Setup of run 1:
// AProject2
module AProject2(led,lednext,switch,switchnext,btn, clk, rst, a, b, c, d, e, f, g, an
    );
Settings: LEC_CHECK=0, ABC_AREA=1, CAP_MARGIN=10, CELL_PAD_IN_SITES_GLOBAL_PLACEMENT=0, CORE_MARGIN=2, CORE_UTILIZATION=66, CTS_CLUSTER_DIAMETER=209, GPL_ROUTABILITY_DRIVEN=0, HOLD_SLACK_MARGIN=-0.1, MAX_ROUTING_LAYER=met4, MIN_ROUTING_LAYER=met1, PLACE_DENSITY_LB_ADDON=0.01, SETUP_SLACK_MARGIN=3.67, SLEW_MARGIN=20; clock period 12.7 ns.
run.sh (not shown) runs the stock make flow with config.mk's settings and CLKGATE_MAP_FILE=.
Run 1 completed end to end with timing, DRC and antenna clean.
What run 2 does differently from run 1 at the input level:
# run 1
export LEC_CHECK = 0
export ABC_AREA = 1
export CAP_MARGIN = 10
export CELL_PAD_IN_SITES_GLOBAL_PLACEMENT = 0
export CORE_MARGIN = 2
export CORE_UTILIZATION = 66
export CTS_CLUSTER_DIAMETER = 209
export GPL_ROUTABILITY_DRIVEN = 0
export HOLD_SLACK_MARGIN = -0.1
export MAX_ROUTING_LAYER = met4
export MIN_ROUTING_LAYER = met1
export PLACE_DENSITY_LB_ADDON = 0.01
export SETUP_SLACK_MARGIN = 3.67
export SLEW_MARGIN = 20
create_clock -name core_clock -period 12.7 [get_ports {clk}]
# run 2
export LEC_CHECK = 0
export ABC_AREA = 1
export CAP_MARGIN = 20
export CELL_PAD_IN_SITES_DETAIL_PLACEMENT = 1
export CELL_PAD_IN_SITES_GLOBAL_PLACEMENT = 2
export CORE_ASPECT_RATIO = 1.15
export CORE_MARGIN = 2
export CORE_UTILIZATION = 28
export CTS_CLUSTER_DIAMETER = 229
export GPL_TIMING_DRIVEN = 0
export SLEW_MARGIN = 20
create_clock -name core_clock -period 20.6 [get_ports {clk}]
[summary]
A slowest cell on the critical path of buf_1 is what run 2 shows, while o21ai_0 belongs to run 1. Changes observed in run 2 relative to run 1: via count went down 11%, setup slack higher, post-placement cell area went up by 690 sq um, first-pass GRT wire length grew by 50 mm. Between run 1 and run 2, the port buffer count is lower for run 2. Of the two values seen for startpoint of the most critical setup path, switch[4] was produced by run 2 and btn[1] by run 1. Run 1 → run 2: met3 track demand over resource decreased by 7.6 points relative to the old numbers, area fraction in full adders, half adders and majority gates closely matched the old numbers, global-route usage decreased by 17 points relative to the old numbers. Biggest power consumer among the groups: clock -> run 2, combinational cells -> run 1.
> inputs changed (run 2 -> run 3)
# run 2
export LEC_CHECK = 0
export ABC_AREA = 1
export CAP_MARGIN = 20
export CELL_PAD_IN_SITES_DETAIL_PLACEMENT = 1
export CELL_PAD_IN_SITES_GLOBAL_PLACEMENT = 2
export CORE_ASPECT_RATIO = 1.15
export CORE_MARGIN = 2
export CORE_UTILIZATION = 28
export CTS_CLUSTER_DIAMETER = 229
export GPL_TIMING_DRIVEN = 0
export SLEW_MARGIN = 20
create_clock -name core_clock -period 20.6 [get_ports {clk}]
# run 3
export LEC_CHECK = 0
export CAP_MARGIN = 20
export CORE_MARGIN = 2
export CORE_UTILIZATION = 40
export SLEW_MARGIN = 20
create_clock -name core_clock -period 25.0 [get_ports {clk}]
Notes after the runs:
Every run in the comparison, run 3 and run 2, completed the flow with a clean layout. Run 3 packs its core more tightly than run 2. Higher signed area change from the synthesized netlist to the final layout among run 3 and run 2: run 2. Delta (run 3 minus run 2): total buffers and inverters traversed by the critical path went down, clock power went down.
For run 4, these inputs were changed with respect to run 3:
# run 3
export LEC_CHECK = 0
export CAP_MARGIN = 20
export CORE_MARGIN = 2
export CORE_UTILIZATION = 40
export SLEW_MARGIN = 20
create_clock -name core_clock -period 25.0 [get_ports {clk}]
# run 4
export LEC_CHECK = 0
export CAP_MARGIN = 20
export CORE_MARGIN = 2
export CORE_UTILIZATION = 58
export SETUP_SLACK_MARGIN = 3.2
export SLEW_MARGIN = 20
create_clock -name core_clock -period 12.0 [get_ports {clk}]
## What came out
Run 4 did not finish: a tool error stopped it during 5_1_grt.
Summary — starting density of the core, run 4 relative to run 3: higher, by 18 points.
Comparing run 4 against run 3, there is no change at all in synthesized area.
Relative to run 3, cell resize tally after clock tree synthesis has gone up in run 4.
Run 4 against run 3: die size dropped 31%, area of placed instances saw an increase.
Total clock buffers created by CTS for run 4: 2 down relative to run 3
Re weighted congestion reported at the end of routability-driven placement: run 4 is about 10% up on run 3.
STATUS pre-CTS setup slack: run 4 loses against run 3
The inputs of run 5 differ from those of run 4 as listed below.
# run 4
export LEC_CHECK = 0
export CAP_MARGIN = 20
export CORE_MARGIN = 2
export CORE_UTILIZATION = 58
export SETUP_SLACK_MARGIN = 3.2
export SLEW_MARGIN = 20
create_clock -name core_clock -period 12.0 [get_ports {clk}]
# run 5
export LEC_CHECK = 0
export ABC_AREA = 1
export CAP_MARGIN = 20
export CORE_MARGIN = 2
export CORE_UTILIZATION = 72
export CTS_CLUSTER_DIAMETER = 242
export CTS_CLUSTER_SIZE = 80
export PLACE_DENSITY_LB_ADDON = 0.21
export SETUP_SLACK_MARGIN = 1.64
export SLEW_MARGIN = 20
create_clock -name core_clock -period 12.0 [get_ports {clk}]
### Flow results
- For run 5, the flow was terminated by a tool error in 5_1_grt and produced no final design.
- [compare] base=run 4 new=run 5: post-synthesis share of cell area spent on and, or, nand and nor gates went up by 12 points; chip area estimate from yosys synthesis went up by about 20%; adder-cell share of the synthesized area went down by 0.44 points; post-place instance area went down by 270 sq um; multiplexer fraction of the synthesized cell area went down by 3.2 points.
- [compare] base=run 4 new=run 5: die span in y now smaller; post-synthesis cell type count now smaller; total die area now smaller; post-synthesis net count now larger; yosys stat cell total now larger.
Setup changes, run 5 to run 6
# run 5
export LEC_CHECK = 0
export ABC_AREA = 1
export CAP_MARGIN = 20
export CORE_MARGIN = 2
export CORE_UTILIZATION = 72
export CTS_CLUSTER_DIAMETER = 242
export CTS_CLUSTER_SIZE = 80
export PLACE_DENSITY_LB_ADDON = 0.21
export SETUP_SLACK_MARGIN = 1.64
export SLEW_MARGIN = 20
create_clock -name core_clock -period 12.0 [get_ports {clk}]
# run 6
export LEC_CHECK = 0
export ABC_AREA = 1
export CAP_MARGIN = 40
export CELL_PAD_IN_SITES_GLOBAL_PLACEMENT = 0
export CORE_MARGIN = 2
export CORE_UTILIZATION = 66
export CTS_CLUSTER_DIAMETER = 209
export MAX_ROUTING_LAYER = met5
export MIN_ROUTING_LAYER = met1
export PLACE_DENSITY_LB_ADDON = 0.01
export SETUP_SLACK_MARGIN = 0.61
export SLEW_MARGIN = 20
create_clock -name core_clock -period 13.0 [get_ports {clk}]
--- outcome ---
- For run 5, the flow was terminated by a tool error in 5_1_grt and produced no final design.
- Run 6 reached the end of the flow, and the finished layout is clean on the timing, design-rule and antenna checks.
- Run 6 -> run 5: proportion of synthesized flip-flops having asynchronous set or reset flat
- The lower count of placed standard cells including taps of run 5 and run 6 is in run 5.
- Worst setup slack after placement is lower on run 6
- Comparing run 5 and run 6, the lower die size was measured on run 5.
- Fraction of the mapped netlist area in simple logic gates: run 5 vs run 6 identical
Power and IR drop assume default switching activity.
